## alpha
Design mm_gcd, start of the top module:
module mm_gcd (
    clock,
    reset,
    a,
    b,
    c,
    start,
    finished
);
Size in the first run: roughly 97 flip-flops, ~100 I/O pins.
==> flow/config.mk <==
export PLATFORM = sky130hd
export DESIGN_NAME = mm_gcd
export DESIGN_NICKNAME = mm_gcd
export VERILOG_FILES = /design/flow/design.v
export SDC_FILE = /design/flow/constraint.sdc
export NUM_CORES = 4
export LEC_CHECK = 0
export CAP_MARGIN = 35
export CORE_MARGIN = 8
export CORE_UTILIZATION = 68
export CTS_CLUSTER_DIAMETER = 296
export CTS_CLUSTER_SIZE = 98
export HOLD_SLACK_MARGIN = -0.09
export MAX_ROUTING_LAYER = met4
export PLACE_DENSITY = 0.36
export SLEW_MARGIN = 20
export TNS_END_PERCENT = 15
==> flow/constraint.sdc <==
create_clock -name core_clock -period 5.0 [get_ports {clock}]
set_input_delay 1.0000 -clock core_clock [delete_from_list [all_inputs] [get_ports {clock}]]
set_output_delay 1.0000 -clock core_clock [all_outputs]
set_load 0.01 [all_outputs]
run.sh (not shown) runs the stock make flow with config.mk's settings and CLKGATE_MAP_FILE=.
Input changes introduced in beta (baseline for comparison: alpha):
- removing MAX_ROUTING_LAYER (formerly met4)
- removing PLACE_DENSITY (formerly 0.36)
- setting SETUP_SLACK_MARGIN to 0.93 for the first time
- removing CTS_CLUSTER_DIAMETER (formerly 296)
- setting CORE_ASPECT_RATIO to 0.5 for the first time
- removing HOLD_SLACK_MARGIN (formerly -0.09)
- changing CORE_UTILIZATION from 68 to 40
- changing CAP_MARGIN from 35 to 20
- removing CTS_CLUSTER_SIZE (formerly 98)
- changing CORE_MARGIN from 8 to 2
--- outcome ---
- Between alpha and beta, placeable core region is lower for alpha, beta comes in above that.
- Core utilization: beta lower than alpha
> inputs changed (beta -> gamma)
- SETUP_SLACK_MARGIN no longer set, was 0.93
- TNS_END_PERCENT now 10, was 15
- CORE_ASPECT_RATIO no longer set, was 0.5
- CTS_CLUSTER_DIAMETER now 186, previously not set
- CTS_CLUSTER_SIZE now 100, previously not set
[summary]
Chip area in the Yosys report came out exactly the same in gamma and beta.
In terms of worst hold margin, gamma and beta differ only marginally.
Re global-route usage: gamma and beta aren't equal, and the lower value belongs to gamma.
Relative to gamma, the following input files were edited for delta:
- CORE_ASPECT_RATIO now 0.5, previously not set
- PLACE_DENSITY now 0.39, previously not set
- CTS_CLUSTER_DIAMETER now 296, was 186
- CTS_CLUSTER_SIZE now 98, was 100
- CORE_MARGIN now 8, was 2
- TNS_END_PERCENT now 5, was 10
- CAP_MARGIN now 35, was 20
- HOLD_SLACK_MARGIN now -0.09, previously not set
- MAX_ROUTING_LAYER now met4, previously not set
Notes after the runs:
From gamma to delta the numbers moved as follows: worst setup margin lost 0.21 ns, stage delay of the slowest cell on the critical path +0.22 ns.
Arrival time of the worst setup path was lower in the run labelled gamma.
Comparing the two runs side by side, delta comes out behind gamma on maximum clock rate.
Comparing wire length of the first global-routing pass for delta and gamma, the bigger number came from delta.
delta reports a higher pin count of the biggest net entering global routing than gamma does.
Area of combinational cells with multiple inputs: gamma vs delta, no meaningful difference
On number of well taps: between delta and gamma, it ends up lower for gamma.

========
Starting RTL as in the previous note.
==> flow/config.mk <==
export PLATFORM = sky130hd
export DESIGN_NAME = mm_gcd
export DESIGN_NICKNAME = mm_gcd
export VERILOG_FILES = /design/flow/design.v
export SDC_FILE = /design/flow/constraint.sdc
export NUM_CORES = 4
export LEC_CHECK = 0
export ABC_AREA = 1
export CAP_MARGIN = 0
export CORE_MARGIN = 2
export CORE_UTILIZATION = 72
export CTS_CLUSTER_SIZE = 99
export PLACE_DENSITY = 0.38
export SLEW_MARGIN = 20
export TNS_END_PERCENT = 10
==> flow/constraint.sdc <==
create_clock -name core_clock -period 2.49 [get_ports {clock}]
set_input_delay 0.4980 -clock core_clock [delete_from_list [all_inputs] [get_ports {clock}]]
set_output_delay 0.4980 -clock core_clock [all_outputs]
set_load 0.01 [all_outputs]
The first run completed, yet does not pass: setup timing.
Edit:
Settings changed: ABC_AREA 1 to unset, CAP_MARGIN 0 to 20, CTS_CLUSTER_DIAMETER set to 30, CTS_CLUSTER_SIZE 99 to unset, PLACE_DENSITY 0.38 to unset, SETUP_SLACK_MARGIN set to 0.66, TNS_END_PERCENT 10 to unset.
Clock period 2.49 ns to 3.78 ns, I/O delays scaled along.
=> With this change the flow passed the timing, design-rule and antenna checks. Clock skew climbs by 0.0066 ns. Area after synthesis drops by roughly a tenth. Final area drops by roughly a tenth. Register-to-register slack improves by 0.72 ns. Fmax drops by about a fifth.
Edit:
Settings changed: ABC_AREA set to 1, CORE_UTILIZATION 72 to 56, CTS_CLUSTER_DIAMETER 30 to unset, SETUP_SLACK_MARGIN 0.66 to unset.
Clock period 3.78 ns to 5.0 ns, I/O delays scaled along.
Effect: Non-clock buffer count went down by 25. Routed wire length went up by 4.8%. Worst setup slack improves by 1.1 ns. Sequential cell count does not change. Final area went up by 8.3%. Global-route usage went down by 12 points. First-iteration DRC count went down by 18%. Maximum frequency went down by 3.1%. Critical path depth went up by 2. Clock skew went down by 0.0089 ns.
Edit:
Settings changed: ABC_AREA 1 to unset, CORE_UTILIZATION 56 to 40, CTS_CLUSTER_DIAMETER set to 296, CTS_CLUSTER_SIZE set to 98, HOLD_SLACK_MARGIN set to -0.09, PLACE_DENSITY set to 0.39.
Outcome: The changed run ran to the end with no violations. Worst hold slack gets worse by 0.034 ns. Clock skew is higher by 0.0042 ns. Core utilization fell by 17 points. Non-clock buffer count rose by 3. Global-route usage decreases by 6.0 points. Cell count is lower by 27%. Via count fell by 20%.
Edit:
Settings changed: CTS_CLUSTER_DIAMETER 296 to unset, CTS_CLUSTER_SIZE 98 to unset, HOLD_SLACK_MARGIN -0.09 to unset, PLACE_DENSITY 0.39 to unset.
Clock period 5.0 ns to 3.8 ns, I/O delays scaled along.
Outcome: Hold slack barely changes; sequential share of layout area is lower by 0.49 points; register-to-register slack degrades by 0.77 ns; utilization grows by 1.1 points.
